==> run R: inputs <==
## IDP_encoder_42
module IDP_encoder_42(   
    input wire[29 - 1 : 0] datain,     
    input wire clock,
    output reg[41:0] codeout     
    );
    reg [3:0] code_reg;
    wire [41 - 4 : 0] code_wire;     
    reg [27 - 1 : 0] r_msb;    
    always @(datain) begin       
        if(datain < 102334155) begin   
            code_reg[3:0] = 4'b0000;
            r_msb = datain; 
        end
        else if( (datain >= 102334155) && (datain < 165580141) ) begin
            code_reg[3:0] = 4'b0001;
            r_msb = datain - 63245986; 
        end
        else if( (datain >= 165580141) && (datain < 267914296) ) begin
            code_reg[3:0] = 4'b1000;
            r_msb = datain - 165580141; 
        end
        else if( (datain >= 267914296) && (datain < (165580141 * 2)) ) begin
            code_reg[3:0] = 4'b1001;
            r_msb = datain - 63245986 - 165580141; 
        end
        else if( (datain >= (165580141 * 2)) && (datain < 433494437) ) begin
            code_reg[3:0] = 4'b0011;
            r_msb = datain - 63245986 - 267914296; 
        end
        else if( (datain >= 433494437) && (datain < (267914296 * 2)) ) begin
            code_reg[3:0] = 4'b1100;
            r_msb = datain - 267914296 - 165580141; 
        end
        else if( (datain >= (267914296 * 2)) && (datain < (267914296 * 2 + 63245986)) ) begin
            code_reg[3:0] = 4'b0110;
            r_msb = datain - (267914296 * 2); 
        end
        else if( (datain >= (267914296 * 2 + 63245986)) && (datain < 701408733) ) begin
            code_reg[3:0] = 4'b0111;
            r_msb = datain - (267914296 * 2) - 63245986; 
        end
        else if( (datain >= 701408733) && (datain < (701408733 + 63245986)) ) begin
            code_reg[3:0] = 4'b1110;
            r_msb = datain - (267914296 * 2) - 165580141; 
        end
        else begin
            code_reg[3:0] = 4'b1111;
            r_msb = datain - (267914296 * 2) - 165580141 - 63245986; 
        end
    end
    wire [26 - 1 : 0] r37;
    wire [26 - 1 : 0] r36;
    wire [25 - 1 : 0] r35;
    wire [24 - 1 : 0] r34;
    wire [24 - 1 : 0] r33;
    wire [23 - 1 : 0] r32;
    wire [22 - 1 : 0] r31;
    wire [22 - 1 : 0] r30;
    wire [21 - 1 : 0] r29;
    wire [20 - 1 : 0] r28;
  ...
clock: 56.5 ns
lec_check: 0
cap_margin: 20
core_margin: 2
core_utilization: 65
cts_cluster_diameter: 60
cts_cluster_size: 54
hold_slack_margin: 0.27
slew_margin: 20
run.sh (not shown) runs the stock make flow with config.mk's settings and CLKGATE_MAP_FILE=.
==> run F: changes against run R <==
ABC_AREA = 1   (was not set)
CAP_MARGIN = 0   (was 20)
CORE_UTILIZATION = 72   (was 65)
CTS_CLUSTER_DIAMETER = 238   (was 60)
CTS_CLUSTER_SIZE = 99   (was 54)
HOLD_SLACK_MARGIN = not set   (was 0.27)
PLACE_DENSITY = 0.43   (was not set)
SETUP_SLACK_MARGIN = 5.0   (was not set)
TNS_END_PERCENT = 10   (was not set)
==> flow/constraint.sdc (replaced) <==
create_clock -name core_clock -period 38.9 [get_ports {clock}]
set_input_delay 7.7800 -clock core_clock [delete_from_list [all_inputs] [get_ports {clock}]]
set_output_delay 7.7800 -clock core_clock [all_outputs]
set_load 0.01 [all_outputs]
==> flow_summary.toml <==
# physical design summary
[floorplanning]
die_h_um = 263
die_w_um = 263

[synth]
top_cells_by_area = "xnor2_1 9.2%, nor2_1 4.8%, nand2_1 4.0%"
syn_area_sq_um = 43500
yosys.area_share.simple = 0.301
postSynthSeqShare = 0.0193
largest_area_cell = "xnor2_1"
aoi_share = 0.401
synth_nets = 6184
synth_cell_types = 213
yosys_area_sq_um = 43500

[run_status]
status = "aborted with a tool error"
firstError = "[ERROR DPL-0033] detailed placement checks failed during check placement."
haltStage = "detailed placement (3_5_place_dp)"

[place]
gp_congestion = 1.18
The numbers above come from run R.

==> flow_summary.toml <==
# physical design summary
[run_status]
status = "aborted with a tool error"
haltStage = "detailed placement (3_5_place_dp)"
firstError = "[ERROR DPL-0038] Utilization greater than 100%, impossible to legalize"

[synth]
synth_flop_count = 42
top_cells_by_area = "nand2_1 20%, nand2_2 11%, nand3_1 9.6%"
xor_share = 0.0488
synth_cell_types = 83
aoi_share = 0.0712
postSynthSeqShare = 0.0221
yosys_area_sq_um = 38100
synth_nets = 6914
yosys.area_share.simple = 0.683

[floorplanning]
die_h_um = 234
die_w_um = 234

[place]
gp_congestion = 1.15
The numbers above come from run F.


---

==> job 9259: inputs <==
IDP_encoder_42 again, from the RTL that the note above started with.
export LEC_CHECK = 0
export ABC_AREA = 1
export CAP_MARGIN = 10
export CELL_PAD_IN_SITES_GLOBAL_PLACEMENT = 1
export CORE_MARGIN = 2
export CORE_UTILIZATION = 72
export CTS_CLUSTER_DIAMETER = 376
export CTS_CLUSTER_SIZE = 10
export GPL_ROUTABILITY_DRIVEN = 0
export GPL_TIMING_DRIVEN = 1
export MAX_ROUTING_LAYER = met5
export SLEW_MARGIN = 40
export TNS_END_PERCENT = 30
create_clock -name core_clock -period 16.0 [get_ports {clock}]
==> inputs of job 5707, as changes to job 9259 <==
- ABC_AREA: 1 -> default
- CAP_MARGIN: 10 -> 25
- CELL_PAD_IN_SITES_GLOBAL_PLACEMENT: 1 -> 2
- CORE_ASPECT_RATIO: default -> 0.77
- CORE_MARGIN: 2 -> 6
- CORE_UTILIZATION: 72 -> 40
- CTS_CLUSTER_DIAMETER: 376 -> 54
- CTS_CLUSTER_SIZE: 10 -> 36
- GPL_TIMING_DRIVEN: 1 -> 0
- MAX_ROUTING_LAYER: met5 -> default
- MIN_ROUTING_LAYER: default -> met1
- SLEW_MARGIN: 40 -> 20
- TNS_END_PERCENT: 30 -> 35
==> flow/constraint.sdc (replaced) <==
create_clock -name core_clock -period 94.5 [get_ports {clock}]
set_input_delay 18.9000 -clock core_clock [delete_from_list [all_inputs] [get_ports {clock}]]
set_output_delay 18.9000 -clock core_clock [all_outputs]
set_load 0.01 [all_outputs]
==> inputs of job 8072, as changes to job 9259 <==
- CAP_MARGIN: 10 -> 5
- CELL_PAD_IN_SITES_GLOBAL_PLACEMENT: 1 -> default
- CTS_CLUSTER_DIAMETER: 376 -> 229
- CTS_CLUSTER_SIZE: 10 -> 54
- GPL_ROUTABILITY_DRIVEN: 0 -> default
- GPL_TIMING_DRIVEN: 1 -> default
- HOLD_SLACK_MARGIN: default -> 0.27
- MAX_ROUTING_LAYER: met5 -> default
- PLACE_DENSITY: default -> 0.35
- SLEW_MARGIN: 40 -> 20
- TNS_END_PERCENT: 30 -> default
==> flow/constraint.sdc (replaced) <==
create_clock -name core_clock -period 37.7 [get_ports {clock}]
set_input_delay 7.5400 -clock core_clock [delete_from_list [all_inputs] [get_ports {clock}]]
set_output_delay 7.5400 -clock core_clock [all_outputs]
set_load 0.01 [all_outputs]
==> comparison <==
- Job 5707 produced a clean layout. Job 8072 did not get past detailed placement (3_5_place_dp), error DPL-0038. Job 9259 never finished: it broke off in global placement without I/O (3_1_place_gp_skip_io), error GPL-0301.
- In synthesized area, job 8072 and job 9259 do not differ.
- Of job 8072 and job 5707, job 8072 has the higher synthesized cell count (gap 12%, measured against job 5707).
- In die size, job 9259 and job 8072 do not differ.
==> figures <==
item	job 9259	job 8072	job 5707
Cell Area, Synth	38,100 um^2	38,100 um^2	43,500 um^2
Floorplan-stage core utilization	0.727	0.727	0.406
And-or/or-and share of the synthesized area	0.0712	0.0712	0.401
Adder Share, Synth	0.0296	0.0296	0.0262
Total I/O pin count	-	72	72
Width of the die	234 um	234 um	388 um
Outcome	did not finish	did not finish	timing/DRC/antenna clean
Last stage reached	global placement without I/O (3_1_place_gp_skip_io)	detailed placement (3_5_place_dp)	-
Post-Synthesis Cells	6,794	6,794	6,063
Xor/xnor share	0.0488	0.0488	0.138
Post-synthesis mux area share	0	0	0.0407
# port buffers	-	71	62
Area share of the largest cell type after synthesis	0.201	0.201	0.0921
Yosys top cell by area	nand2_1	nand2_1	xnor2_1
Register area share after synthesis	0.0221	0.0221	0.0193

---

==> sierra: inputs <==
IDP_encoder_42 again, from the RTL that the note above started with.
// IDP_encoder_42
module IDP_encoder_42(   
    input wire[29 - 1 : 0] datain,     
    input wire clock,
    output reg[41:0] codeout     
    );
    reg [3:0] code_reg;
    wire [41 - 4 : 0] code_wire;     
    reg [27 - 1 : 0] r_msb;    
    always @(datain) begin       
        if(datain < 102334155) begin   
            code_reg[3:0] = 4'b0000;
            r_msb = datain; 
        end
        else if( (datain >= 102334155) && (datain < 165580141) ) begin
            code_reg[3:0] = 4'b0001;
            r_msb = datain - 63245986; 
        end
        else if( (datain >= 165580141) && (datain < 267914296) ) begin
            code_reg[3:0] = 4'b1000;
            r_msb = datain - 165580141; 
        end
        else if( (datain >= 267914296) && (datain < (165580141 * 2)) ) begin
            code_reg[3:0] = 4'b1001;
            r_msb = datain - 63245986 - 165580141; 
        end
        else if( (datain >= (165580141 * 2)) && (datain < 433494437) ) begin
            code_reg[3:0] = 4'b0011;
            r_msb = datain - 63245986 - 267914296; 
        end
        else if( (datain >= 433494437) && (datain < (267914296 * 2)) ) begin
            code_reg[3:0] = 4'b1100;
            r_msb = datain - 267914296 - 165580141; 
        end
        else if( (datain >= (267914296 * 2)) && (datain < (267914296 * 2 + 63245986)) ) begin
            code_reg[3:0] = 4'b0110;
            r_msb = datain - (267914296 * 2); 
        end
        else if( (datain >= (267914296 * 2 + 63245986)) && (datain < 701408733) ) begin
            code_reg[3:0] = 4'b0111;
            r_msb = datain - (267914296 * 2) - 63245986; 
        end
  ...
export LEC_CHECK = 0
export CAP_MARGIN = 25
export CELL_PAD_IN_SITES_GLOBAL_PLACEMENT = 2
export CORE_ASPECT_RATIO = 0.77
export CORE_MARGIN = 6
export CORE_UTILIZATION = 31
export CTS_CLUSTER_DIAMETER = 54
export CTS_CLUSTER_SIZE = 36
export GPL_ROUTABILITY_DRIVEN = 0
export GPL_TIMING_DRIVEN = 0
export MIN_ROUTING_LAYER = met1
export PLACE_DENSITY_LB_ADDON = 0.21
export SLEW_MARGIN = 20
export TNS_END_PERCENT = 35
create_clock -name core_clock -period 94.5 [get_ports {clock}]
==> delta (differences from sierra) <==
ABC_AREA = 1   (was unset)
CAP_MARGIN = 20   (was 25)
CELL_PAD_IN_SITES_GLOBAL_PLACEMENT = unset   (was 2)
CORE_ASPECT_RATIO = unset   (was 0.77)
CORE_MARGIN = 2   (was 6)
CORE_UTILIZATION = 72   (was 31)
CTS_CLUSTER_DIAMETER = 389   (was 54)
CTS_CLUSTER_SIZE = 100   (was 36)
GPL_ROUTABILITY_DRIVEN = unset   (was 0)
GPL_TIMING_DRIVEN = unset   (was 0)
MIN_ROUTING_LAYER = unset   (was met1)
PLACE_DENSITY_LB_ADDON = unset   (was 0.21)
TNS_END_PERCENT = 10   (was 35)
==> flow/constraint.sdc (replaced) <==
create_clock -name core_clock -period 40.3 [get_ports {clock}]
set_input_delay 8.0600 -clock core_clock [delete_from_list [all_inputs] [get_ports {clock}]]
set_output_delay 8.0600 -clock core_clock [all_outputs]
set_load 0.01 [all_outputs]
==> indigo (differences from sierra) <==
CAP_MARGIN = 20   (was 25)
CELL_PAD_IN_SITES_GLOBAL_PLACEMENT = unset   (was 2)
CORE_ASPECT_RATIO = unset   (was 0.77)
CORE_MARGIN = 2   (was 6)
CORE_UTILIZATION = 27   (was 31)
CTS_CLUSTER_DIAMETER = 60   (was 54)
CTS_CLUSTER_SIZE = 10   (was 36)
GPL_ROUTABILITY_DRIVEN = unset   (was 0)
GPL_TIMING_DRIVEN = unset   (was 0)
MIN_ROUTING_LAYER = unset   (was met1)
PLACE_DENSITY_LB_ADDON = unset   (was 0.21)
TNS_END_PERCENT = unset   (was 35)
==> flow/constraint.sdc (replaced) <==
create_clock -name core_clock -period 82.4 [get_ports {clock}]
set_input_delay 16.4800 -clock core_clock [delete_from_list [all_inputs] [get_ports {clock}]]
set_output_delay 16.4800 -clock core_clock [all_outputs]
set_load 0.01 [all_outputs]
==> results <==
- In sequential share of layout area, indigo and sierra hardly differ.
- In indigo the worst setup slack is lower than in sierra, by 240 ps.
- In sierra the non-clock buffer count is higher than in indigo, by 139.
- Flip-flop count is the same in indigo and sierra.
- In first-iteration DRC count, sierra and indigo hardly differ.
- Between sierra and indigo, the lower routed wire length is in indigo (gap about 17%, measured against indigo).
- Die area: indigo > sierra > delta.
- sierra finished clean. indigo finished clean. delta ended with an error in detailed placement, error DPL-0038.
- Via count: indigo is lower than sierra (1.2%).
==> figures <==
Synthesis area per yosys: indigo 43470 µm²; delta 38110 µm²; sierra 43470 µm²
Count of routing violations after the opening detailed-route iteration: indigo 5372; delta -; sierra 5379
Die outline width: indigo 405.2 µm; delta 234.1 µm; sierra 438.7 µm
Final-layout non-clock buffer area share: indigo 0.04575; delta -; sierra 0.06747
Run status: indigo finished clean; delta stopped before the end; sierra finished clean
Last stage reached: indigo -; delta detailed placement; sierra -
Routed vias: indigo 49790; delta -; sierra 50420
Utilization after layout: indigo 0.2907; delta -; sierra 0.3404
Netlist cell types: indigo 213; delta 83; sierra 213
Chip height: indigo 405.2 µm; delta 234.1 µm; sierra 340.6 µm
Largest net degree at the start of global routing: indigo 40; delta -; sierra 20
Data required time of the critical path: indigo 82640 ps; delta -; sierra 94740 ps
Clock root cell: indigo sky130_fd_sc_hd__clkbuf_16; delta -; sierra sky130_fd_sc_hd__clkbuf_16
Max clock buf depth: indigo 2; delta -; sierra 2
Mean instance size in the synthesized netlist: indigo 7.170 µm²; delta 5.609 µm²; sierra 7.170 µm²
Slowest CP cell: indigo sky130_fd_sc_hd__o22ai_1; delta -; sierra sky130_fd_sc_hd__nor4b_1
Initial Utilization: indigo 0.2713; delta 0.7266; sierra 0.3127
Number of buffers and inverters on the critical path: indigo 40; delta -; sierra 78
Count of sequential standard cells: indigo 42; delta -; sierra 42
Detail-routed net length per standard cell: indigo 20.24 µm; delta -; sierra 24.34 µm
Register cell area after layout: indigo 840.8 µm²; delta -; sierra 840.8 µm²

---

==> job 7616 <==
Starting RTL as in the previous note.
// IDP_encoder_42
module IDP_encoder_42(   
    input wire[29 - 1 : 0] datain,     
    input wire clock,
    output reg[41:0] codeout     
    );
Settings: LEC_CHECK=0, ABC_AREA=1, CAP_MARGIN=10, CELL_PAD_IN_SITES_GLOBAL_PLACEMENT=1, CORE_ASPECT_RATIO=0.5, CORE_MARGIN=2, CORE_UTILIZATION=40, CTS_CLUSTER_DIAMETER=60, CTS_CLUSTER_SIZE=10, GPL_ROUTABILITY_DRIVEN=0, GPL_TIMING_DRIVEN=0, MAX_ROUTING_LAYER=met5, SLEW_MARGIN=20, TNS_END_PERCENT=30; clock period 43.1 ns.
==> job 1594 (differences from job 7616) <==
==> flow/config.mk (replaced) <==
export PLATFORM = sky130hd
export DESIGN_NAME = IDP_encoder_42
export DESIGN_NICKNAME = IDP_encoder_42
export VERILOG_FILES = /design/flow/design.v
export SDC_FILE = /design/flow/constraint.sdc
export NUM_CORES = 4
export LEC_CHECK = 0
export CAP_MARGIN = 20
export CORE_MARGIN = 2
export CORE_UTILIZATION = 58
export SLEW_MARGIN = 20
export TNS_END_PERCENT = 95
==> flow/constraint.sdc (replaced) <==
create_clock -name core_clock -period 60.3 [get_ports {clock}]
set_input_delay 12.0600 -clock core_clock [delete_from_list [all_inputs] [get_ports {clock}]]
set_output_delay 12.0600 -clock core_clock [all_outputs]
set_load 0.01 [all_outputs]
==> job 7445 (differences from job 7616) <==
==> flow/config.mk (replaced) <==
export PLATFORM = sky130hd
export DESIGN_NAME = IDP_encoder_42
export DESIGN_NICKNAME = IDP_encoder_42
export VERILOG_FILES = /design/flow/design.v
export SDC_FILE = /design/flow/constraint.sdc
export NUM_CORES = 4
export LEC_CHECK = 0
export ABC_AREA = 1
export CAP_MARGIN = 20
export CORE_MARGIN = 2
export CORE_UTILIZATION = 72
export CTS_CLUSTER_DIAMETER = 389
export CTS_CLUSTER_SIZE = 100
export PLACE_DENSITY = 0.87
export SLEW_MARGIN = 20
export TNS_END_PERCENT = 10
==> flow/constraint.sdc (replaced) <==
create_clock -name core_clock -period 40.3 [get_ports {clock}]
set_input_delay 8.0600 -clock core_clock [delete_from_list [all_inputs] [get_ports {clock}]]
set_output_delay 8.0600 -clock core_clock [all_outputs]
set_load 0.01 [all_outputs]
==> job 1106 (differences from job 7616) <==
==> flow/config.mk (replaced) <==
export PLATFORM = sky130hd
export DESIGN_NAME = IDP_encoder_42
export DESIGN_NICKNAME = IDP_encoder_42
export VERILOG_FILES = /design/flow/design.v
export SDC_FILE = /design/flow/constraint.sdc
export NUM_CORES = 4
export LEC_CHECK = 0
export CAP_MARGIN = 20
export CORE_MARGIN = 2
export CORE_UTILIZATION = 40
export CTS_CLUSTER_DIAMETER = 60
export CTS_CLUSTER_SIZE = 10
export SLEW_MARGIN = 20
==> flow/constraint.sdc (replaced) <==
create_clock -name core_clock -period 70.0 [get_ports {clock}]
set_input_delay 14.0000 -clock core_clock [delete_from_list [all_inputs] [get_ports {clock}]]
set_output_delay 14.0000 -clock core_clock [all_outputs]
set_load 0.01 [all_outputs]
==> notes <==
- Job 1106 completed without violations. Job 7445 did not get past detailed placement (3_5_place_dp) on DPL-0038. Job 1594 finished with negative setup slack left. Job 7616 finished but failed the layout checks on negative setup slack.
- Against job 1106, the worst hold slack of job 7616 is lower by 5.6 ns.
- Sequential share of layout area is about the same in job 7616 and job 1106.
- The lowest core utilization belongs to job 1106, the highest to job 1594.
- Die area, lowest first: job 7445, job 1594, job 7616, job 1106.
- In sequential cell count, job 1594 and job 1106 do not differ.
